==> v36: inputs <==
==> flow/design.v <==
module PE (
    input              clk,
    input              CIM_en,
    input              STDW,  
    input              STDR,  
    input        [5:0] STD_A,  
    input        [3:0] weight_in,  
    input      [255:0] act_in,  
    output reg   [3:0] weight_out,  
    output reg  [13:0] PSUM  
);
reg  [255:0] weight;  
integer i;
always @(posedge clk) begin
    for (i = 0; i < 64; i = i+1) begin
        if (STDW && STD_A == i) begin  
            weight[4*i+3 -: 4] <= weight_in;
        end
    end
end
always@(*) begin
    weight_out = 4'b0;
    PSUM = 14'b0;
    if (STDW) begin  
    end
    else if (STDR) begin  
        weight_out = weight[4*STD_A+3 -: 4];
    end
    else begin  
        if (CIM_en) begin
            for (i = 0; i < 64; i = i+1) begin
                PSUM = PSUM + weight[4*i+3 -: 4] * act_in[4*i+3 -: 4];  
            end
        end
    end
end
endmodule
==> flow/run.sh <==
#!/bin/bash
# the make line also repeats each setting of config.mk as NAME=value (left out here)
make -C /OpenROAD-flow-scripts/flow DESIGN_CONFIG=/design/flow/config.mk WORK_HOME=/design/flow/orfs CLKGATE_MAP_FILE= finish
==> flow/config.mk <==
export PLATFORM = sky130hd
export DESIGN_NAME = PE
export DESIGN_NICKNAME = PE
export VERILOG_FILES = /design/flow/design.v
export SDC_FILE = /design/flow/constraint.sdc
export NUM_CORES = 4
export LEC_CHECK = 0
export CAP_MARGIN = 20
export CORE_MARGIN = 2
export CORE_UTILIZATION = 72
export CTS_CLUSTER_DIAMETER = 88
export CTS_CLUSTER_SIZE = 17
export PLACE_DENSITY_LB_ADDON = 0.06
export SETUP_SLACK_MARGIN = 2.48
export SLEW_MARGIN = 20
==> flow/constraint.sdc <==
create_clock -name core_clock -period 9.8 [get_ports {clk}]
set_input_delay 1.9600 -clock core_clock [delete_from_list [all_inputs] [get_ports {clk}]]
set_output_delay 1.9600 -clock core_clock [all_outputs]
set_load 0.01 [all_outputs]
==> v7 (differences from v36) <==
==> flow/config.mk (replaced) <==
export PLATFORM = sky130hd
export DESIGN_NAME = PE
export DESIGN_NICKNAME = PE
export VERILOG_FILES = /design/flow/design.v
export SDC_FILE = /design/flow/constraint.sdc
export NUM_CORES = 4
export LEC_CHECK = 0
export CAP_MARGIN = 20
export CORE_ASPECT_RATIO = 1.42
export CORE_MARGIN = 2
export CORE_UTILIZATION = 44
export CTS_CLUSTER_DIAMETER = 370
export CTS_CLUSTER_SIZE = 15
export PLACE_DENSITY = 0.69
export SLEW_MARGIN = 20
export TNS_END_PERCENT = 15
==> flow/constraint.sdc (replaced) <==
create_clock -name core_clock -period 20.0 [get_ports {clk}]
set_input_delay 4.0000 -clock core_clock [delete_from_list [all_inputs] [get_ports {clk}]]
set_output_delay 4.0000 -clock core_clock [all_outputs]
set_load 0.01 [all_outputs]
==> v15 (differences from v36) <==
==> flow/config.mk (replaced) <==
export PLATFORM = sky130hd
export DESIGN_NAME = PE
export DESIGN_NICKNAME = PE
export VERILOG_FILES = /design/flow/design.v
export SDC_FILE = /design/flow/constraint.sdc
export NUM_CORES = 4
export LEC_CHECK = 0
export CAP_MARGIN = 20
export CORE_MARGIN = 2
export CORE_UTILIZATION = 25
export SLEW_MARGIN = 20
==> flow/constraint.sdc (replaced) <==
create_clock -name core_clock -period 27.0 [get_ports {clk}]
set_input_delay 5.4000 -clock core_clock [delete_from_list [all_inputs] [get_ports {clk}]]
set_output_delay 5.4000 -clock core_clock [all_outputs]
set_load 0.01 [all_outputs]
==> v31 (differences from v36) <==
==> flow/config.mk (replaced) <==
export PLATFORM = sky130hd
export DESIGN_NAME = PE
export DESIGN_NICKNAME = PE
export VERILOG_FILES = /design/flow/design.v
export SDC_FILE = /design/flow/constraint.sdc
export NUM_CORES = 4
export LEC_CHECK = 0
export ABC_AREA = 1
export CAP_MARGIN = 20
export CELL_PAD_IN_SITES_GLOBAL_PLACEMENT = 2
export CORE_MARGIN = 2
export CORE_UTILIZATION = 18
export CTS_CLUSTER_DIAMETER = 303
export GPL_TIMING_DRIVEN = 0
export SLEW_MARGIN = 15
export TNS_END_PERCENT = 5
==> flow/constraint.sdc (replaced) <==
create_clock -name core_clock -period 23.1 [get_ports {clk}]
set_input_delay 4.6200 -clock core_clock [delete_from_list [all_inputs] [get_ports {clk}]]
set_output_delay 4.6200 -clock core_clock [all_outputs]
set_load 0.01 [all_outputs]
==> changes_impl.md <==
### Changed

* Area growth, synth to finish at 18.4%
* Outcome: complete, but fails checks
* CTS resizes at 623
* Comb area at about 36000 sq um
* Syn_area_per_cell at 10.9 sq um
* Sequential cell area share at 13.7%
* Failing layout criteria: negative setup slack
* Final setup margin at -3.38 ns
* Most frequent cells after synthesis: 1196 x inv_1, 1002 x fa_1, 742 x and2_1
* Post-route insts no fill at 6012
* CTS buffer count at 22
* CORE AREA at roughly 65000 sq um
* First-pass GRT wire length at about 220000 um
* # setup viols final at 12
* Rows at about 93
[end of results for v36]
==> changes_impl.md <==
### Changed

* Syn Inst Count at about 4400
* Slew Viols, Final at 0
* Sequential cell area share at around 15%
* # setup viols final at 0
* Final core utilization at 49.0%
* First-pass GRT wire length at 216000 um
* Startpoint Class: input port
* Outcome: finished clean
* Dominant cell area share at a little over two fifths
* Syn_area_per_cell at 10.9 sq um
* Final setup margin at 1.51 ns
* Rows at ~140
* CORE AREA at 107000 sq um
* FFs & Latches at approximately 260
* Post-route insts no fill at roughly 6000
* CTS resizes at 0
* Comb area at about 35000 sq um
* DP Wirelength at between 100000 and 150000 um
[end of results for v7]
==> changes_impl.md <==
### Changed

* Rows at ~190
* Syn_area_per_cell at between 8 and 9 sq um
* Outcome: finished clean
* Initial Util at between 10% and 20%
* # setup viols final at 0
* Final setup margin at 3.16 ns
* First-pass GRT wire length at 277000 um
* Post-route insts no fill at roughly 9600
* CTS resizes at 0
* CTS buffer count at 35
* CORE AREA at ~270000 sq um
[end of results for v31]
==> changes_impl.md <==
### Changed

* Dpl cells at about 7100
* Comb area at about 35000 sq um
* Final setup margin at roughly 5.4 ns
* CTS resizes at 0
* Syn_area_per_cell at between 10 and 15 sq um
* Most frequent cells after synthesis: 1196 x inv_1, 1002 x fa_1, 742 x and2_1
* Sequential cell area share at between 10% and 20%
* Area growth, synth to finish at 15.0%
* Rows at roughly 160
* Outcome: finished clean
* First-pass GRT wire length at about 230000 um
* # setup viols final at 0
* CTS buffer count at 36
* Clock-pin transition on the worst setup and hold timing paths at approximately 0.060 ns
* CORE AREA at about 190000 sq um
[end of results for v15]
